## v43
==> flow/design.v (excerpt) <==
module arctan #
	(
		parameter integer C_S00_AXIS_TDATA_WIDTH	= 32,
		parameter integer C_M00_AXIS_TDATA_WIDTH	= 32,
    parameter integer ITERATIONS = 16
	)
	(
		input wire  s00_axis_aclk, s00_axis_aresetn,
		input wire  s00_axis_tlast, s00_axis_tvalid,
		input wire [C_S00_AXIS_TDATA_WIDTH-1 : 0] s00_axis_tdata,
		input wire [(C_S00_AXIS_TDATA_WIDTH/8)-1: 0] s00_axis_tstrb,
		output logic  s00_axis_tready,
		input wire  m00_axis_aclk, m00_axis_aresetn,
		input wire  m00_axis_tready,
		output logic  m00_axis_tvalid, m00_axis_tlast,
		output logic [C_M00_AXIS_TDATA_WIDTH-1 : 0] m00_axis_tdata,
		output logic [(C_M00_AXIS_TDATA_WIDTH/8)-1: 0] m00_axis_tstrb
	);
==> flow/config.mk <==
export PLATFORM = sky130hd
export DESIGN_NAME = arctan
export DESIGN_NICKNAME = arctan
export VERILOG_FILES = /design/flow/design.v
export SDC_FILE = /design/flow/constraint.sdc
export NUM_CORES = 4
export LEC_CHECK = 0
export ABC_AREA = 1
export CAP_MARGIN = 20
export CORE_MARGIN = 2
export CORE_UTILIZATION = 70
export SETUP_SLACK_MARGIN = 0.27
export SLEW_MARGIN = 20
==> flow/constraint.sdc <==
create_clock -name core_clock -period 2.71 [get_ports {s00_axis_aclk}]
set_input_delay 0.5420 -clock core_clock [delete_from_list [all_inputs] [get_ports {s00_axis_aclk}]]
set_output_delay 0.5420 -clock core_clock [all_outputs]
set_load 0.01 [all_outputs]
run.sh (not shown) runs the stock make flow with config.mk's settings and CLKGATE_MAP_FILE=.
The log for v43 ends in 5_1_grt with error GRT-0232, so the run never completed.
The following lists how v54 was set up differently from v43:
diff --git a/flow/config.mk b/flow/config.mk
--- a/flow/config.mk
+++ b/flow/config.mk
@@ -8 +7,0 @@
-export ABC_AREA = 1
@@ -11,2 +10,3 @@
-export CORE_UTILIZATION = 70
-export SETUP_SLACK_MARGIN = 0.27
+export CORE_UTILIZATION = 72
+export PLACE_DENSITY = 0.64
+export SETUP_SLACK_MARGIN = 0.73
==> flow/constraint.sdc <==
create_clock -name core_clock -period 3.67 [get_ports {s00_axis_aclk}]
set_input_delay 0.7340 -clock core_clock [delete_from_list [all_inputs] [get_ports {s00_axis_aclk}]]
set_output_delay 0.7340 -clock core_clock [all_outputs]
set_load 0.01 [all_outputs]
### Flow results
From the logs: v54 reached the end of the flow and failed the layout checks with setup timing. Compared with v43, in v54 number of buffers added for setup after CTS rose by about 90%; number of H-tree levels did not really move; share of the synthesized netlist area taken by xor and xnor gates higher.
--- input diff v54..v48 ---
diff --git a/flow/config.mk b/flow/config.mk
--- a/flow/config.mk
+++ b/flow/config.mk
@@ -11,2 +11 @@
-export PLACE_DENSITY = 0.64
-export SETUP_SLACK_MARGIN = 0.73
+export SETUP_SLACK_MARGIN = -0.21
==> flow/constraint.sdc <==
create_clock -name core_clock -period 3.08 [get_ports {s00_axis_aclk}]
set_input_delay 0.6160 -clock core_clock [delete_from_list [all_inputs] [get_ports {s00_axis_aclk}]]
set_output_delay 0.6160 -clock core_clock [all_outputs]
set_load 0.01 [all_outputs]
Findings:
Completing all stages was not enough for v48: its layout failed the final checks because of setup timing.
v48 vs. v54: final worst clock skew now smaller, share of the core filled with cells now larger, count of non-CTS buffers in the layout now larger, final setup slack of the worst path now larger.
v48 does worse than v54 on total leakage power.
Capturing instance or port of the critical path: y_pipe[3][12]$_SDFFE_PN0P_ -> v48, x_pipe[11][12]$_SDFFE_PN0P_ -> v54

arctan again, from the RTL that the note above started with.
clock: 2.83 ns
lec_check: 0
cap_margin: 20
core_margin: 2
core_utilization: 69
setup_slack_margin: -0.29
slew_margin: 20
The baseline ended with an error in global routing (5_1_grt), error GRT-0232.
Change:
--- a/flow/config.mk
+++ b/flow/config.mk
@@ -8,5 +8,4 @@
 export CAP_MARGIN = 20
 export CORE_MARGIN = 2
-export CORE_UTILIZATION = 69
-export SETUP_SLACK_MARGIN = -0.29
+export CORE_UTILIZATION = 40
 export SLEW_MARGIN = 20
==> flow/constraint.sdc (replaced) <==
create_clock -name core_clock -period 5.0 [get_ports {s00_axis_aclk}]
set_input_delay 1.0000 -clock core_clock [delete_from_list [all_inputs] [get_ports {s00_axis_aclk}]]
set_output_delay 1.0000 -clock core_clock [all_outputs]
set_load 0.01 [all_outputs]
Now the flow produced a clean layout.
Die area rises by well over a third.
Area after synthesis stays the same.
Synthesized cell count is unchanged.
Change:
--- a/flow/config.mk
+++ b/flow/config.mk
@@ -8,4 +8,6 @@
 export CAP_MARGIN = 20
 export CORE_MARGIN = 2
-export CORE_UTILIZATION = 40
+export CORE_UTILIZATION = 72
+export PLACE_DENSITY = 0.64
+export SETUP_SLACK_MARGIN = 0.7
 export SLEW_MARGIN = 20
==> flow/constraint.sdc (replaced) <==
create_clock -name core_clock -period 3.82 [get_ports {s00_axis_aclk}]
set_input_delay 0.7640 -clock core_clock [delete_from_list [all_inputs] [get_ports {s00_axis_aclk}]]
set_output_delay 0.7640 -clock core_clock [all_outputs]
set_load 0.01 [all_outputs]
Outcome: This time the run did not get past global routing (5_1_grt). Die size fell by 44%. Area after synthesis is unchanged. Synthesized cell count is unchanged.
Change:
--- a/flow/config.mk
+++ b/flow/config.mk
@@ -6,8 +6,8 @@
 export NUM_CORES = 4
 export LEC_CHECK = 0
+export ABC_AREA = 1
 export CAP_MARGIN = 20
 export CORE_MARGIN = 2
-export CORE_UTILIZATION = 72
-export PLACE_DENSITY = 0.64
-export SETUP_SLACK_MARGIN = 0.7
+export CORE_UTILIZATION = 69
 export SLEW_MARGIN = 20
+export TNS_END_PERCENT = 5
==> flow/constraint.sdc (replaced) <==
create_clock -name core_clock -period 2.74 [get_ports {s00_axis_aclk}]
set_input_delay 0.5480 -clock core_clock [delete_from_list [all_inputs] [get_ports {s00_axis_aclk}]]
set_output_delay 0.5480 -clock core_clock [all_outputs]
set_load 0.01 [all_outputs]
Result: Now the flow completed, yet does not pass: setup timing; die size went up by a quarter to a third; synthesized area went up by about a fifth; synthesized cell count went up by well over a third.

Starting RTL as in the previous note.
Design arctan, start of the top module:
module arctan #
	(
		parameter integer C_S00_AXIS_TDATA_WIDTH	= 32,
		parameter integer C_M00_AXIS_TDATA_WIDTH	= 32,
    parameter integer ITERATIONS = 16
	)
	(
		input wire  s00_axis_aclk, s00_axis_aresetn,
		input wire  s00_axis_tlast, s00_axis_tvalid,
		input wire [C_S00_AXIS_TDATA_WIDTH-1 : 0] s00_axis_tdata,
		input wire [(C_S00_AXIS_TDATA_WIDTH/8)-1: 0] s00_axis_tstrb,
		output logic  s00_axis_tready,
		input wire  m00_axis_aclk, m00_axis_aresetn,
		input wire  m00_axis_tready,
		output logic  m00_axis_tvalid, m00_axis_tlast,
		output logic [C_M00_AXIS_TDATA_WIDTH-1 : 0] m00_axis_tdata,
		output logic [(C_M00_AXIS_TDATA_WIDTH/8)-1: 0] m00_axis_tstrb
	);
Settings: LEC_CHECK=0, ABC_AREA=0, CAP_MARGIN=20, CELL_PAD_IN_SITES_GLOBAL_PLACEMENT=2, CORE_MARGIN=2, CORE_UTILIZATION=57, CTS_CLUSTER_DIAMETER=32, CTS_CLUSTER_SIZE=30, MAX_ROUTING_LAYER=met4, MIN_ROUTING_LAYER=met1, PLACE_DENSITY=0.56, SETUP_SLACK_MARGIN=0.08, SLEW_MARGIN=20; clock period 2.38 ns.
The first run never finished: it broke off in global placement without I/O (3_1_place_gp_skip_io).
Then changed:
- ABC_AREA: 0 -> 1
- CELL_PAD_IN_SITES_GLOBAL_PLACEMENT: 2 -> 0
- CORE_UTILIZATION: 57 -> 72
- PLACE_DENSITY: 0.56 -> 0.65
- SETUP_SLACK_MARGIN: 0.08 -> unset
- clock period: 2.38 -> 2.96 ns (I/O delays scaled with it)
Effect:
- The changed run reached the layout checks and failed them: negative setup slack
- die area shrinks by a few percent
- area after synthesis grows by about a fifth
- synthesized cell count grows by well over a third
Then changed:
- ABC_AREA: 1 -> 0
- CTS_CLUSTER_DIAMETER: 32 -> 357
- CTS_CLUSTER_SIZE: 30 -> 45
- PLACE_DENSITY: 0.65 -> 0.67
- SETUP_SLACK_MARGIN: unset -> 0.6
- clock period: 2.96 -> 2.38 ns (I/O delays scaled with it)
Outcome: This time the run ended with an error in clock tree synthesis (4_1_cts); synthesized cell count decreases by a quarter to a third; synthesized area drops by about a fifth; die area came out lower by about a fifth.

arctan again, from the RTL that the note above started with.
==> flow/design.v (excerpt) <==
module arctan #
	(
		parameter integer C_S00_AXIS_TDATA_WIDTH	= 32,
		parameter integer C_M00_AXIS_TDATA_WIDTH	= 32,
    parameter integer ITERATIONS = 16
	)
	(
		input wire  s00_axis_aclk, s00_axis_aresetn,
		input wire  s00_axis_tlast, s00_axis_tvalid,
		input wire [C_S00_AXIS_TDATA_WIDTH-1 : 0] s00_axis_tdata,
		input wire [(C_S00_AXIS_TDATA_WIDTH/8)-1: 0] s00_axis_tstrb,
		output logic  s00_axis_tready,
		input wire  m00_axis_aclk, m00_axis_aresetn,
		input wire  m00_axis_tready,
		output logic  m00_axis_tvalid, m00_axis_tlast,
		output logic [C_M00_AXIS_TDATA_WIDTH-1 : 0] m00_axis_tdata,
		output logic [(C_M00_AXIS_TDATA_WIDTH/8)-1: 0] m00_axis_tstrb
	);
==> flow/config.mk <==
export PLATFORM = sky130hd
export DESIGN_NAME = arctan
export DESIGN_NICKNAME = arctan
export VERILOG_FILES = /design/flow/design.v
export SDC_FILE = /design/flow/constraint.sdc
export NUM_CORES = 4
export LEC_CHECK = 0
export ABC_AREA = 1
export CAP_MARGIN = 20
export CELL_PAD_IN_SITES_DETAIL_PLACEMENT = 2
export CORE_ASPECT_RATIO = 0.68
export CORE_MARGIN = 10
export CORE_UTILIZATION = 40
export CTS_CLUSTER_DIAMETER = 167
export CTS_CLUSTER_SIZE = 24
export GPL_ROUTABILITY_DRIVEN = 0
export HOLD_SLACK_MARGIN = 0.09
export MAX_ROUTING_LAYER = met5
export SETUP_SLACK_MARGIN = 0.7
export SLEW_MARGIN = 15
==> flow/constraint.sdc <==
create_clock -name core_clock -period 5.0 [get_ports {s00_axis_aclk}]
set_input_delay 1.0000 -clock core_clock [delete_from_list [all_inputs] [get_ports {s00_axis_aclk}]]
set_output_delay 1.0000 -clock core_clock [all_outputs]
set_load 0.01 [all_outputs]
The baseline never finished: it broke off in detailed placement (3_5_place_dp).
==> next run, changes <==
- CELL_PAD_IN_SITES_DETAIL_PLACEMENT: 2 -> default
- CORE_ASPECT_RATIO: 0.68 -> 1.09
- CORE_MARGIN: 10 -> 2
- CTS_CLUSTER_DIAMETER: 167 -> 224
- CTS_CLUSTER_SIZE: 24 -> default
- GPL_ROUTABILITY_DRIVEN: 0 -> default
- HOLD_SLACK_MARGIN: 0.09 -> default
- MAX_ROUTING_LAYER: met5 -> default
- SETUP_SLACK_MARGIN: 0.7 -> default
- SLEW_MARGIN: 15 -> 20
Outcome: Now the flow finished with timing, DRC and antenna clean. Die size goes down by about 6.5%. Synthesized cell count is unchanged. Synthesized area does not change.
Power is estimated from default activity; no workload was simulated.
